lane 1:
==> flow/design.v (excerpt) <==
module miniRV (
    input   wire                clk,
    input   wire                rst,
    input   wire[31:0]      inst_i,
    input   wire[31:0]      mem_rdata_i,
    output  wire[13:0]   inst_addr_o,
    output  wire[15:0]          mem_addr_o,
    output  wire                mem_wen_o,
    output  wire[31:0]      mem_wdata_o,
    output          debug_wb_have_inst,    
    output [31:0]   debug_wb_pc,           
    output          debug_wb_ena,          
    output [4:0]    debug_wb_reg,          
    output [31:0]   debug_wb_value         
);
For scale: ~1400 flip-flops, about 200 I/O pins, roughly 75000 um^2 of cells after synthesis.
clock: 7.59 ns
lec_check: 0
abc_area: 0
cap_margin: 20
core_aspect_ratio: 0.5
core_margin: 2
core_utilization: 72
cts_cluster_diameter: 376
cts_cluster_size: 100
setup_slack_margin: -0.58
slew_margin: 20
run.sh (not shown) runs the stock make flow with config.mk's settings and CLKGATE_MAP_FILE=.
Tool error DPL-0033 stopped lane 1 during detailed placement (3_5_place_dp); no final results.
diff inputs: lane 1 => lane 3
==> flow/config.mk <==
export PLATFORM = sky130hd
export DESIGN_NAME = miniRV
export DESIGN_NICKNAME = miniRV
export VERILOG_FILES = /design/flow/design.v
export SDC_FILE = /design/flow/constraint.sdc
export NUM_CORES = 4
export LEC_CHECK = 0
export CAP_MARGIN = 20
export CORE_MARGIN = 2
export CORE_UTILIZATION = 72
export CTS_CLUSTER_SIZE = 44
export SETUP_SLACK_MARGIN = 0.21
export SLEW_MARGIN = 20
==> flow/constraint.sdc <==
create_clock -name core_clock -period 6.18 [get_ports {clk}]
set_input_delay 1.2360 -clock core_clock [delete_from_list [all_inputs] [get_ports {clk}]]
set_output_delay 1.2360 -clock core_clock [all_outputs]
set_load 0.01 [all_outputs]
Results
- Compared with lane 1, in lane 3 number of cells in the yosys synthesis report did not really move; area of the synthesized netlist per yosys stat shows no meaningful change.
- Re cell count after synthesis: no difference whatsoever between lane 1 and lane 3.
- Status: lane 3 FAILED at global routing (5_1_grt) (tool error)
- Core area sits higher in lane 3 than in lane 1.
- Chip area essentially unchanged between lane 1 and lane 3.
- As far as post-synthesis sequential area ratio goes, lane 1 and lane 3 are indistinguishable; the numbers are identical.
- Compared with lane 1, in lane 3 I/O pin total stayed essentially flat, horizontal die size fell by about 30%.

* * *

Starting RTL as in the previous note.
make LEC_CHECK=0 CAP_MARGIN=20 CORE_MARGIN=2 CORE_UTILIZATION=72 CTS_CLUSTER_SIZE=37 PLACE_DENSITY=0.66 SETUP_SLACK_MARGIN=1.72 SLEW_MARGIN=20 finish   # period 6.69 ns
The baseline never finished: it broke off in global routing, error GRT-0116.
==> next run, changes <==
Settings changed: CORE_UTILIZATION 72 to 57, CTS_CLUSTER_SIZE 37 to default, PLACE_DENSITY 0.66 to default, SETUP_SLACK_MARGIN 1.72 to default.
Clock period 6.69 ns to 5.61 ns, I/O delays scaled along.
Outcome: The new run finished but fails on negative setup slack; synthesized cell count does not change; area after synthesis is unchanged; die size climbs by 26%.
==> next run, changes <==
Settings changed: CTS_CLUSTER_SIZE from default to 24, TNS_END_PERCENT from default to 5.
Clock period 5.61 ns to 5.03 ns, I/O delays scaled along.
After rerunning: The new run finished but failed the layout checks on negative setup slack. Clock power rose by about 10%. Global-route usage increases by 0.29 points. Setup slack got worse by 0.52 ns. Routed wire length stays flat. Core utilization rose by 0.31 points. Register-to-register slack is worse by 0.52 ns. Non-clock buffer count goes up by 39. Combinational power rises by 13%. Die size is unchanged. Final area grows by 0.43%. Fmax increases by 0.83%.

* * *

Starting RTL as in the previous note.
## miniRV
module miniRV (
    input   wire                clk,
    input   wire                rst,
    input   wire[31:0]      inst_i,
    input   wire[31:0]      mem_rdata_i,
    output  wire[13:0]   inst_addr_o,
    output  wire[15:0]          mem_addr_o,
    output  wire                mem_wen_o,
    output  wire[31:0]      mem_wdata_o,
    output          debug_wb_have_inst,    
    output [31:0]   debug_wb_pc,           
    output          debug_wb_ena,          
    output [4:0]    debug_wb_reg,          
    output [31:0]   debug_wb_value         
);
clock: 9.5 ns
lec_check: 0
cap_margin: 20
cell_pad_in_sites_global_placement: 3
core_margin: 4
core_utilization: 40
cts_cluster_diameter: 82
gpl_routability_driven: 0
hold_slack_margin: 0.13
slew_margin: 20
The first run produced a clean layout.
Edit:
CELL_PAD_IN_SITES_GLOBAL_PLACEMENT = unset   (was 3)
CORE_MARGIN = 2   (was 4)
CORE_UTILIZATION = 72   (was 40)
CTS_CLUSTER_DIAMETER = unset   (was 82)
GPL_ROUTABILITY_DRIVEN = unset   (was 0)
HOLD_SLACK_MARGIN = unset   (was 0.13)
PLACE_DENSITY = 0.66   (was unset)
clock period = 7.78 ns   (was 9.5 ns; I/O delays follow)
Result: With this change the flow stopped in clock tree synthesis (DPL-0033); die size drops by well over a third; synthesized cell count is unchanged; area after synthesis does not change.

* * *

Setup of alpha:
Starting RTL as in the previous note.
==> flow/config.mk <==
export PLATFORM = sky130hd
export DESIGN_NAME = miniRV
export DESIGN_NICKNAME = miniRV
export VERILOG_FILES = /design/flow/design.v
export SDC_FILE = /design/flow/constraint.sdc
export NUM_CORES = 4
export LEC_CHECK = 0
export CAP_MARGIN = 25
export CELL_PAD_IN_SITES_GLOBAL_PLACEMENT = 3
export CORE_MARGIN = 4
export CORE_UTILIZATION = 57
export CTS_CLUSTER_DIAMETER = 82
export GPL_ROUTABILITY_DRIVEN = 0
export HOLD_SLACK_MARGIN = 0.14
export SLEW_MARGIN = 20
==> flow/constraint.sdc <==
create_clock -name core_clock -period 9.5 [get_ports {clk}]
set_input_delay 1.9000 -clock core_clock [delete_from_list [all_inputs] [get_ports {clk}]]
set_output_delay 1.9000 -clock core_clock [all_outputs]
set_load 0.01 [all_outputs]
Input-level comparison between delta and alpha:
Settings: removing CTS_CLUSTER_DIAMETER (formerly 82); removing HOLD_SLACK_MARGIN (formerly 0.14); removing GPL_ROUTABILITY_DRIVEN (formerly 0); removing CELL_PAD_IN_SITES_GLOBAL_PLACEMENT (formerly 3); changing CORE_UTILIZATION from 57 to 40; changing CORE_MARGIN from 4 to 2; changing CAP_MARGIN from 25 to 20; changing the clock period (ns, I/O delays scaled along) from 9.5 to 12.2.
Results
- delta has count of clock-buffer cells in the layout below what alpha had.
- Diff alpha..delta | number of routed nets with antenna violations | unchanged
- Compared with alpha, delta shows clock power share higher by 1.1 points.
- Final cell area: delta above alpha
- On met2 track utilization from global routing: delta sits below alpha.
- Share of the clock period used by the worst path after layout: delta vs alpha down 16 points
No activity file was given, so power comes from the tool's default toggle rates.
